## fjord
Design b8Xb8_s16, start of the top module:
module b8Xb8_s16( 
  input clk,
  input rst_n, 
  input [7:0] in1_0  ,
  input [7:0] in1_1  ,
  input [7:0] in1_2  ,
  input [7:0] in1_3  ,
  input [7:0] in1_4  ,
  input [7:0] in1_5  ,
  input [7:0] in1_6  ,
  input [7:0] in1_7  ,
  input [7:0] in1_8  ,
  input [7:0] in1_9  ,
  input [7:0] in1_10 ,
  input [7:0] in1_11 ,
  input [7:0] in1_12 ,
  input [7:0] in1_13 ,
  input [7:0] in1_14 ,
  input [7:0] in1_15 ,
  input [7:0] in2_0  ,
  input [7:0] in2_1  ,
  input [7:0] in2_2  ,
  input [7:0] in2_3  ,
  input [7:0] in2_4  ,
  input [7:0] in2_5  ,
  input [7:0] in2_6  ,
  input [7:0] in2_7  ,
  input [7:0] in2_8  ,
  input [7:0] in2_9  ,
  input [7:0] in2_10 ,
  input [7:0] in2_11 ,
  input [7:0] in2_12 ,
  input [7:0] in2_13 ,
  input [7:0] in2_14 ,
  input [7:0] in2_15 ,
  output [11:0] out
  );
For scale: roughly 4700 cells after synthesis, ~270 I/O pins, roughly 45000 um2 of cells after synthesis.
clock: 6.01 ns
lec_check: 0
cap_margin: 35
cell_pad_in_sites_global_placement: 3
core_aspect_ratio: 1.42
core_margin: 8
core_utilization: 34
gpl_timing_driven: 0
hold_slack_margin: 0.28
min_routing_layer: met1
place_density_lb_addon: 0.12
setup_slack_margin: 0.29
slew_margin: 20
run.sh (not shown) runs the stock make flow with config.mk's settings and CLKGATE_MAP_FILE=.
Relative to fjord, the following input files were edited for violet:
Settings: swapping 35 for 20 in CAP_MARGIN; swapping 8 for 2 in CORE_MARGIN; clearing MIN_ROUTING_LAYER, which used to be met1; clearing CELL_PAD_IN_SITES_GLOBAL_PLACEMENT, which used to be 3; swapping 34 for 66 in CORE_UTILIZATION; clearing CORE_ASPECT_RATIO, which used to be 1.42; swapping 0.29 for 1.34 in SETUP_SLACK_MARGIN; clearing GPL_TIMING_DRIVEN, which used to be 0; clearing PLACE_DENSITY_LB_ADDON, which used to be 0.12; clearing HOLD_SLACK_MARGIN, which used to be 0.28; swapping 6.01 for 5.28 in the clock period (ns, I/O delays scaled along).
==> results <==
- Initial core utilization for violet: 33 points up relative to fjord
- Status: sequential cell area parity (fjord, violet)
- In violet the implementation ran to completion but is not tape-out ready, as the final checks report negative setup slack.
- fjord -> violet: total cell area reported by yosys after synthesis delta 0, exact match
- violet vs fjord — met2 layer wire length in the routed design dropped by more than 10%
- From fjord to violet the numbers moved as follows: utilization now sits higher, floorplan die area now sits lower.
- The run showing the smaller portion of the clock cycle consumed by the worst path in the final layout is fjord.
- Via count (fjord / violet): 0.889
Input changes introduced in amber (baseline for comparison: violet):
Settings: CAP_MARGIN changed from 20 to 5; CORE_UTILIZATION changed from 66 to 72; SETUP_SLACK_MARGIN changed from 1.34 to 1.51; the clock period (ns, I/O delays scaled along) changed from 5.28 to 5.22.
## What came out
Ran to the end and failed final checks on negative setup slack: amber. Comparing core utilization of the finished layout for violet and amber, the bigger number came from amber. amber ended up with a higher global-route usage than violet did. amber — worst-case setup margin in the final layout 1.39 ns lower, violet as reference. Non-clock buffer count | amber above violet. In amber, the register-to-register slack came out 1.39 ns below the value in violet.
Changes in quartz relative to amber:
Settings: SETUP_SLACK_MARGIN: 1.51 -> unset; CORE_UTILIZATION: 72 -> 17; CAP_MARGIN: 5 -> 20; the clock period (ns, I/O delays scaled along): 5.22 -> 5.74.
Results
- quartz vs amber: part of the cycle the worst path needs down
- Of quartz and amber, quartz shows the higher sequential share of layout area, with amber below it.
- Compared with amber, quartz shows a higher number of placed instances with taps included.
- In the tables for quartz and amber, number of resized instances in the post-cts repair step reads higher with amber.
- Endpoint of the worst setup timing path = psum[19]$_DFF_PN0_: amber; endpoint of the worst setup timing path = psum[10]$_DFF_PN0_: quartz
- quartz vs amber — global-route usage dropped 34 points.
- Global-route wire length before repair, quartz and amber: lower on quartz
- [compare] base=amber new=quartz: number of buffers created by CTS went up 43%; chip area higher; post-route cell area went down.
- quartz: flow completed, timing, DRC and antenna clean
[inputs] zinc vs quartz
Settings: CORE_UTILIZATION now 66, was 17; MAX_ROUTING_LAYER now met4, previously not set; the clock period (ns, I/O delays scaled along) now 4.84, was 5.74.
Findings:
- Completing all stages was not enough for zinc: its layout failed the final checks because of negative setup slack.
- As far as AND-OR/OR-AND share of the synthesized area goes, quartz and zinc are indistinguishable; the numbers are identical.
- quartz -> zinc: floorplan die width decreased by more than a quarter
- Delta (zinc minus quartz): portion of the layout cell area used by non-clock buffers grew by 7.3 points, depth of the CTS H-tree lost 1, later-pin clock latency in the skew report moved down, height of the chip fell by 250 um.
- Total negative slack for setup checks | zinc below quartz

* * *

== run A ==
The RTL this note starts from:
==> flow/design.v <==
module b8Xb8_s16( 
  input clk,
  input rst_n, 
  input [7:0] in1_0  ,
  input [7:0] in1_1  ,
  input [7:0] in1_2  ,
  input [7:0] in1_3  ,
  input [7:0] in1_4  ,
  input [7:0] in1_5  ,
  input [7:0] in1_6  ,
  input [7:0] in1_7  ,
  input [7:0] in1_8  ,
  input [7:0] in1_9  ,
  input [7:0] in1_10 ,
  input [7:0] in1_11 ,
  input [7:0] in1_12 ,
  input [7:0] in1_13 ,
  input [7:0] in1_14 ,
  input [7:0] in1_15 ,
  input [7:0] in2_0  ,
  input [7:0] in2_1  ,
  input [7:0] in2_2  ,
  input [7:0] in2_3  ,
  input [7:0] in2_4  ,
  input [7:0] in2_5  ,
  input [7:0] in2_6  ,
  input [7:0] in2_7  ,
  input [7:0] in2_8  ,
  input [7:0] in2_9  ,
  input [7:0] in2_10 ,
  input [7:0] in2_11 ,
  input [7:0] in2_12 ,
  input [7:0] in2_13 ,
  input [7:0] in2_14 ,
  input [7:0] in2_15 ,
  output [11:0] out
  );
  reg [19:0] psum;
  reg [15:0] prod_0  ;
  reg [15:0] prod_1  ;
  reg [15:0] prod_2  ;
  reg [15:0] prod_3  ;
  reg [15:0] prod_4  ;
  reg [15:0] prod_5  ;
  reg [15:0] prod_6  ;
  reg [15:0] prod_7  ;
  reg [15:0] prod_8  ;
  reg [15:0] prod_9  ;
  reg [15:0] prod_10 ;
  reg [15:0] prod_11 ;
  reg [15:0] prod_12 ;
  reg [15:0] prod_13 ;
  reg [15:0] prod_14 ;
  reg [15:0] prod_15 ;
  always @(negedge rst_n or posedge clk) begin
    if (rst_n == 1'b0) begin
      prod_0  <= 16'b0;
      prod_1  <= 16'b0;
      prod_2  <= 16'b0;
      prod_3  <= 16'b0;
      prod_4  <= 16'b0;
      prod_5  <= 16'b0;
      prod_6  <= 16'b0;
      prod_7  <= 16'b0;
      prod_8  <= 16'b0;
      prod_9  <= 16'b0;
      prod_10 <= 16'b0;
      prod_11 <= 16'b0;
      prod_12 <= 16'b0;
      prod_13 <= 16'b0;
      prod_14 <= 16'b0;
      prod_15 <= 16'b0;
      psum <= 20'b0;
    end else begin
      prod_0  <= in1_0  * in2_0  ;
      prod_1  <= in1_1  * in2_1  ;
      prod_2  <= in1_2  * in2_2  ;
      prod_3  <= in1_3  * in2_3  ;
      prod_4  <= in1_4  * in2_4  ;
      prod_5  <= in1_5  * in2_5  ;
      prod_6  <= in1_6  * in2_6  ;
      prod_7  <= in1_7  * in2_7  ;
      prod_8  <= in1_8  * in2_8  ;
      prod_9  <= in1_9  * in2_9  ;
      prod_10 <= in1_10 * in2_10 ;
      prod_11 <= in1_11 * in2_11 ;
      prod_12 <= in1_12 * in2_12 ;
      prod_13 <= in1_13 * in2_13 ;
      prod_14 <= in1_14 * in2_14 ;
      prod_15 <= in1_15 * in2_15 ;
      psum <= prod_0  + prod_1  + prod_2  + prod_3
           + prod_4  + prod_5  + prod_6  + prod_7
           + prod_8  + prod_9  + prod_10 + prod_11
           + prod_12 + prod_13 + prod_14 + prod_15;
    end
  end
  assign out = psum[19:9];
endmodule
clock: 5.19 ns
lec_check: 0
abc_area: 0
cap_margin: 15
cell_pad_in_sites_detail_placement: 0
cell_pad_in_sites_global_placement: 0
core_margin: 2
core_utilization: 64
gpl_timing_driven: 1
max_routing_layer: met5
setup_slack_margin: 1.0
slew_margin: 20
[run A] flow finished | final checks: failed | reasons: negative setup slack
## Diff of input files: run B against run A
- CORE_UTILIZATION changed from 64 to 40
- GPL_TIMING_DRIVEN removed (was 1)
- MAX_ROUTING_LAYER removed (was met5)
- CAP_MARGIN changed from 15 to 20
- SETUP_SLACK_MARGIN removed (was 1.0)
- CELL_PAD_IN_SITES_DETAIL_PLACEMENT removed (was 0)
- CELL_PAD_IN_SITES_GLOBAL_PLACEMENT removed (was 0)
- ABC_AREA removed (was 0)
- the clock period (ns, I/O delays scaled along) changed from 5.19 to 7.5
Notes after the runs:
No stage failed in run B, and the final checks on the layout all came back clean.
For the worst endpoint data arrival time, run B came in 0.29 ns higher than run A did.
Changes observed in run B relative to run A: setup slack saw an increase, number of clock buffers inserted by TritonCTS saw an increase.
Summary of run B over run A: via count decreased 8.2%; post-route setup TNS up 0.34 ns.
Delta (run B minus run A): final-report setup violation count shows a reduction of 5.
Here is what was changed in the inputs of run C compared with run B.
- a change of the clock period (ns, I/O delays scaled along) from 7.5 to 5.74
==> comparison <==
Met3 routed wirelength (higher): run B
Run C ends up with lower share of the final layout cell area in sequential cells than run B does.
Last element of the critical path = prod_6[15]$_DFF_PN0_: run B; last element of the critical path = psum[19]$_DFF_PN0_: run C
Summary: worst setup margin, run C worse than run B
In run C the total stage count of the critical path turned out 2 lower than in run B.
| unique cell type count in the Yosys netlist | run B vs run C | ≈ equal |
First-pass GRT wire length on run C is behind run B.
Setup changes, run C to run D
- GPL_TIMING_DRIVEN now 0, previously not set
- HOLD_SLACK_MARGIN now 0.28, previously not set
- CTS_CLUSTER_SIZE now 68, previously not set
- the clock period (ns, I/O delays scaled along) now 7.5, was 5.74
==> comparison <==
Compare run D and run C | delay of the slowest cell on the worst path higher: run C. Looking at kind of critical path, the register to register result is from run C; the input port to register one comes from run D. Against run C, run D comes in 3 lower on number of clock buffers inserted by TritonCTS. Setup slack, run D and run C: lower on run C. The met3 global-route usage of run D exceeds that of run C by 0.78 points.
